## amber_mul
module amber_mul (
input                       i_clk,
input                       i_rst,           
input                       i_start,
input                       i_accumulate,    
input       [31:0]          i_a,             
input       [31:0]          i_b,             
input       [31:0]          i_c,             
output                      o_ready,
output                      o_done,
output      [31:0]          o_result,
output      [1:0]           o_flags          
);
==> flow/config.mk <==
export PLATFORM = sky130hd
export DESIGN_NAME = amber_mul
export DESIGN_NICKNAME = amber_mul
export VERILOG_FILES = /design/flow/design.v
export SDC_FILE = /design/flow/constraint.sdc
export NUM_CORES = 4
export LEC_CHECK = 0
export ABC_AREA = 1
export CAP_MARGIN = 20
export CORE_MARGIN = 2
export CORE_UTILIZATION = 72
export MAX_ROUTING_LAYER = met4
export PLACE_DENSITY_LB_ADDON = 0.02
export SETUP_SLACK_MARGIN = 0.85
export SLEW_MARGIN = 20
==> flow/constraint.sdc <==
create_clock -name core_clock -period 2.88 [get_ports {i_clk}]
set_input_delay 0.5760 -clock core_clock [delete_from_list [all_inputs] [get_ports {i_clk}]]
set_output_delay 0.5760 -clock core_clock [all_outputs]
set_load 0.01 [all_outputs]
run.sh (not shown) runs the stock make flow with config.mk's settings and CLKGATE_MAP_FILE=.
The first run stopped in 4_1_cts.
Rerun with:
==> flow/config.mk (replaced) <==
export PLATFORM = sky130hd
export DESIGN_NAME = amber_mul
export DESIGN_NICKNAME = amber_mul
export VERILOG_FILES = /design/flow/design.v
export SDC_FILE = /design/flow/constraint.sdc
export NUM_CORES = 4
export LEC_CHECK = 0
export CAP_MARGIN = 20
export CORE_MARGIN = 2
export CORE_UTILIZATION = 50
export SLEW_MARGIN = 20
==> flow/constraint.sdc (replaced) <==
create_clock -name core_clock -period 2.72 [get_ports {i_clk}]
set_input_delay 0.5440 -clock core_clock [delete_from_list [all_inputs] [get_ports {i_clk}]]
set_output_delay 0.5440 -clock core_clock [all_outputs]
set_load 0.01 [all_outputs]
What happened:
- The new run finished with setup timing left
- synthesized cell count falls by 32%
- area after synthesis goes down by about 8%
- die area increases by 32%
Rerun with:
--- a/flow/config.mk
+++ b/flow/config.mk
@@ -8,4 +8,6 @@
 export CAP_MARGIN = 20
 export CORE_MARGIN = 2
-export CORE_UTILIZATION = 50
+export CORE_UTILIZATION = 71
+export CTS_CLUSTER_SIZE = 35
+export PLACE_DENSITY = 0.81
 export SLEW_MARGIN = 20
==> flow/constraint.sdc (replaced) <==
create_clock -name core_clock -period 4.63 [get_ports {i_clk}]
set_input_delay 0.9260 -clock core_clock [delete_from_list [all_inputs] [get_ports {i_clk}]]
set_output_delay 0.9260 -clock core_clock [all_outputs]
set_load 0.01 [all_outputs]
Effect: The changed run reached the layout checks and failed them: setup timing. Clock skew goes up by 0.0044 ns. Cell area goes down by about a fifth. Clock-buffer cell count goes up by 1. Die size goes down by a quarter to a third. Worst setup slack improves by 1.5 ns. Non-clock buffer count goes down by 247. Final cell count goes down by about a fifth. Total power goes down by well over a third.

amber_mul again, from the RTL that the note above started with.
Settings: LEC_CHECK=0, ABC_AREA=1, CAP_MARGIN=20, CELL_PAD_IN_SITES_DETAIL_PLACEMENT=0, CORE_MARGIN=2, CORE_UTILIZATION=69, CTS_CLUSTER_DIAMETER=226, CTS_CLUSTER_SIZE=37, GPL_TIMING_DRIVEN=1, HOLD_SLACK_MARGIN=-0.09, MAX_ROUTING_LAYER=met5, PLACE_DENSITY=0.61, SETUP_SLACK_MARGIN=-0.2, SLEW_MARGIN=20; clock period 2.81 ns.
The first run failed in 4_1_cts, error DPL-0038.
Rerun with:
- ABC_AREA: 1 -> not set
- CELL_PAD_IN_SITES_DETAIL_PLACEMENT: 0 -> not set
- CORE_UTILIZATION: 69 -> 66
- CTS_CLUSTER_DIAMETER: 226 -> not set
- CTS_CLUSTER_SIZE: 37 -> not set
- GPL_TIMING_DRIVEN: 1 -> not set
- HOLD_SLACK_MARGIN: -0.09 -> not set
- MAX_ROUTING_LAYER: met5 -> not set
- PLACE_DENSITY: 0.61 -> 0.6
- SETUP_SLACK_MARGIN: -0.2 -> not set
- clock period: 2.81 -> 4.07 ns (I/O delays scaled with it)
After rerunning:
- Now the flow finished with negative setup slack left
- die size fell by 3.5%
- synthesized area goes down by 7.8%
- synthesized cell count fell by 32%
Rerun with:
- CORE_UTILIZATION: 66 -> 57
- CTS_CLUSTER_SIZE: not set -> 34
- clock period: 4.07 -> 2.71 ns (I/O delays scaled with it)
After rerunning: The new run produced a layout that fails on negative setup slack. Cell area is higher by about a fifth. Worst setup slack loses 1900 ps. Area after synthesis does not change. Total power is higher by well over a third. Final cell count is higher by about a fifth. Via count is higher by about a fifth. Routed wire length is higher by a quarter to a third. Global-route usage is higher by 0.47 points. Count of clock-buffer cells in the layout is higher by 5.
Rerun with:
- CORE_UTILIZATION: 57 -> 72
- CTS_CLUSTER_SIZE: 34 -> 33
- PLACE_DENSITY: 0.6 -> 0.66
- clock period: 2.71 -> 4.07 ns (I/O delays scaled with it)
Result: The changed run did not get past 4_1_cts, error DPL-0033. Area after synthesis stays the same. Die area came out lower by 20%. Synthesized cell count does not change.
No activity file was given, so power comes from the tool's default toggle rates.
